Setup of v35:
Design clk_ctrl, start of the top module:
module clk_ctrl
(
	input				wire				clk_i					,
	input				wire				rstn_i				,	
	input				wire	[15:0]	freq						,
	output			reg				dds1_o					,
	output			reg				dds_o						
);
Size: roughly 66 flip-flops.
Settings: LEC_CHECK=0, CAP_MARGIN=20, CELL_PAD_IN_SITES_DETAIL_PLACEMENT=0, CELL_PAD_IN_SITES_GLOBAL_PLACEMENT=1, CORE_MARGIN=2, CORE_UTILIZATION=40, CTS_CLUSTER_DIAMETER=344, CTS_CLUSTER_SIZE=54, GPL_TIMING_DRIVEN=1, MAX_ROUTING_LAYER=met5, SETUP_SLACK_MARGIN=5.0, SLEW_MARGIN=5; clock period 90.8 ns.
run.sh (not shown) runs the stock make flow with config.mk's settings and CLKGATE_MAP_FILE=.
## Diff of input files: v17 against v35
- CELL_PAD_IN_SITES_DETAIL_PLACEMENT: 0 -> unset
- GPL_TIMING_DRIVEN: 1 -> unset
- CORE_UTILIZATION: 40 -> 9
- CTS_CLUSTER_DIAMETER: 344 -> unset
- CTS_CLUSTER_SIZE: 54 -> unset
- CELL_PAD_IN_SITES_GLOBAL_PLACEMENT: 1 -> unset
- SETUP_SLACK_MARGIN: 5.0 -> unset
- MAX_ROUTING_LAYER: met5 -> unset
- SLEW_MARGIN: 5 -> 20
- the clock period (ns, I/O delays scaled along): 90.8 -> 72.1
### Flow results
v35 -> v17: wire length decreased by a few percent. Area: v17 vs v35 -> v17 larger. Diff v35 -> v17: clock buffer count in the final layout grew by 1; number of well taps shows an increase of 6272.
Setup changes, v17 to v30
- CORE_UTILIZATION changed from 9 to 72
- ABC_AREA newly set to 1
- the clock period (ns, I/O delays scaled along) changed from 72.1 to 84.3
--- outcome ---
- Compared with v17, v30 shows non-clock buffer total of the final layout lower by about 90%.
- v17 → v30: placeable core area shrank by about 90%, clock-buffer cell count shrank by 3, count of library flops with an enable pin held steady.
- STATUS first-pass GRT wire length: v30 wins against v17
diff inputs: v30 => v39
- CTS_CLUSTER_DIAMETER now 377, previously not set
- CTS_CLUSTER_SIZE now 90, previously not set
- HOLD_SLACK_MARGIN now 0.29, previously not set
- the clock period (ns, I/O delays scaled along) now 48.6, was 84.3
Findings:
- Stage in which a tool error killed v39: global routing (5_1_grt).
- Going from v30 to v39, register share after synthesis barely changed; worst slack at placement lower.
- v39 against v30: post-cts sizing count went up; count of flip-flops with a built-in enable after synthesis did not really move.


build 12:
clk_ctrl again, from the RTL that the note above started with.
clock: 115.0 ns
lec_check: 0
cap_margin: 20
cell_pad_in_sites_detail_placement: 0
cell_pad_in_sites_global_placement: 1
core_aspect_ratio: 0.5
core_margin: 2
core_utilization: 58
cts_cluster_diameter: 399
cts_cluster_size: 98
gpl_routability_driven: 0
max_routing_layer: met4
setup_slack_margin: 1.27
slew_margin: 0
tns_end_percent: 25
> inputs changed (build 12 -> build 64)
Settings: a change of GPL_ROUTABILITY_DRIVEN from 0 to 1; a change of SLEW_MARGIN from 0 to 20; a change of CORE_UTILIZATION from 58 to 24; a change of CORE_ASPECT_RATIO from 0.5 to 0.93; a change of SETUP_SLACK_MARGIN from 1.27 to 5.0.
### Flow results
[compare] base=build 12 new=build 64: total buffers and inverters traversed by the critical path lower, proportion of cell area spent on the clock network comparable, global-route usage decreased by 18 points relative to the old numbers, maximum frequency now smaller. Build 12 -> build 64: number of clock sinks seen by CTS flat.
Setup changes, build 64 to build 72
Settings: CELL_PAD_IN_SITES_DETAIL_PLACEMENT: 0 -> 2; CAP_MARGIN: 20 -> 10; GPL_ROUTABILITY_DRIVEN: 1 -> 0; HOLD_SLACK_MARGIN: unset -> 0.12; MIN_ROUTING_LAYER: unset -> met2; CTS_CLUSTER_DIAMETER: 399 -> 187; CTS_CLUSTER_SIZE: 98 -> unset; CORE_UTILIZATION: 24 -> 29; TNS_END_PERCENT: 25 -> 55; CELL_PAD_IN_SITES_GLOBAL_PLACEMENT: 1 -> unset; ABC_AREA: unset -> 1; MAX_ROUTING_LAYER: met4 -> met5.
- Relative to build 64, number of nets at floorplan increased by 742 in build 72.
- Across both runs, share of synthesized cell area in and-or and or-and compound cells was lower for build 72 than for build 64.
- Taking build 64 as the reference, in build 72 area of the placeable core moved down; synthesis area per yosys moved down; vertical die dimension moved down; number of cells upsized or downsized after cts level.
- The flow ran to completion for all of build 64 and build 72 but build 72, which stopped partway.
- On synthesized cell count: between build 64 and build 72, it ends up higher for build 72.
- Die size for build 72 is lower than for build 64.
What build 2 does differently from build 72 at the input level:
Settings: changing CELL_PAD_IN_SITES_DETAIL_PLACEMENT from 2 to 0; changing GPL_ROUTABILITY_DRIVEN from 0 to 1; changing CORE_UTILIZATION from 29 to 58; changing MAX_ROUTING_LAYER from met5 to met4; changing CTS_CLUSTER_DIAMETER from 187 to 194.
### Flow results
- Starting utilization of the core area on build 2 is up relative to build 72.
- Synthesized cell count came out exactly the same in build 72 and build 2.
- Compared with build 72, in build 2 half-perimeter wire length of the detailed placement result now sits lower, count of input and output buffers now sits at about the same level, number of hold buffers added after CTS now sits at about the same level, floorplan die width now sits lower.
- Re chip area: build 72 and build 2 aren't equal, and the lower value belongs to build 2.
- Build 2 went all the way through synthesis, placement and routing and the layout is clean on timing, DRC and antenna.
--- input diff build 2..build 92 ---
Settings: CTS_CLUSTER_SIZE now 99, previously not set; CAP_MARGIN now 20, was 10; CTS_CLUSTER_DIAMETER now 341, was 194; HOLD_SLACK_MARGIN now 0.22, was 0.12; MIN_ROUTING_LAYER no longer set, was met2; PLACE_DENSITY now 0.37, previously not set; CORE_UTILIZATION now 72, was 58; the clock period (ns, I/O delays scaled along) now 67.6, was 115.0.
## What came out
On routed via count: build 92 sits below build 2. Build 92 gives less die size than build 2 did. Build 2 → build 92: floorplan row count went down by 11; number of clock-tree buffers in the layout went down by 3.
> inputs changed (build 92 -> build 25)
Settings: removing SETUP_SLACK_MARGIN (formerly 5.0); removing MAX_ROUTING_LAYER (formerly met4); removing GPL_ROUTABILITY_DRIVEN (formerly 1); removing PLACE_DENSITY (formerly 0.37); removing CTS_CLUSTER_DIAMETER (formerly 341); removing HOLD_SLACK_MARGIN (formerly 0.22); changing CTS_CLUSTER_SIZE from 99 to 90; removing CELL_PAD_IN_SITES_DETAIL_PLACEMENT (formerly 0); removing CORE_ASPECT_RATIO (formerly 0.93); removing TNS_END_PERCENT (formerly 55); changing the clock period (ns, I/O delays scaled along) from 67.6 to 57.4.
Results
- Status build 25: flow complete, layout not clean - negative setup slack
- Sort build 92 and build 25 by number of antenna violations at the first check in global routing, descending, and build 25 comes first.
- Relative to build 92, build 25 degrades total number of vias.
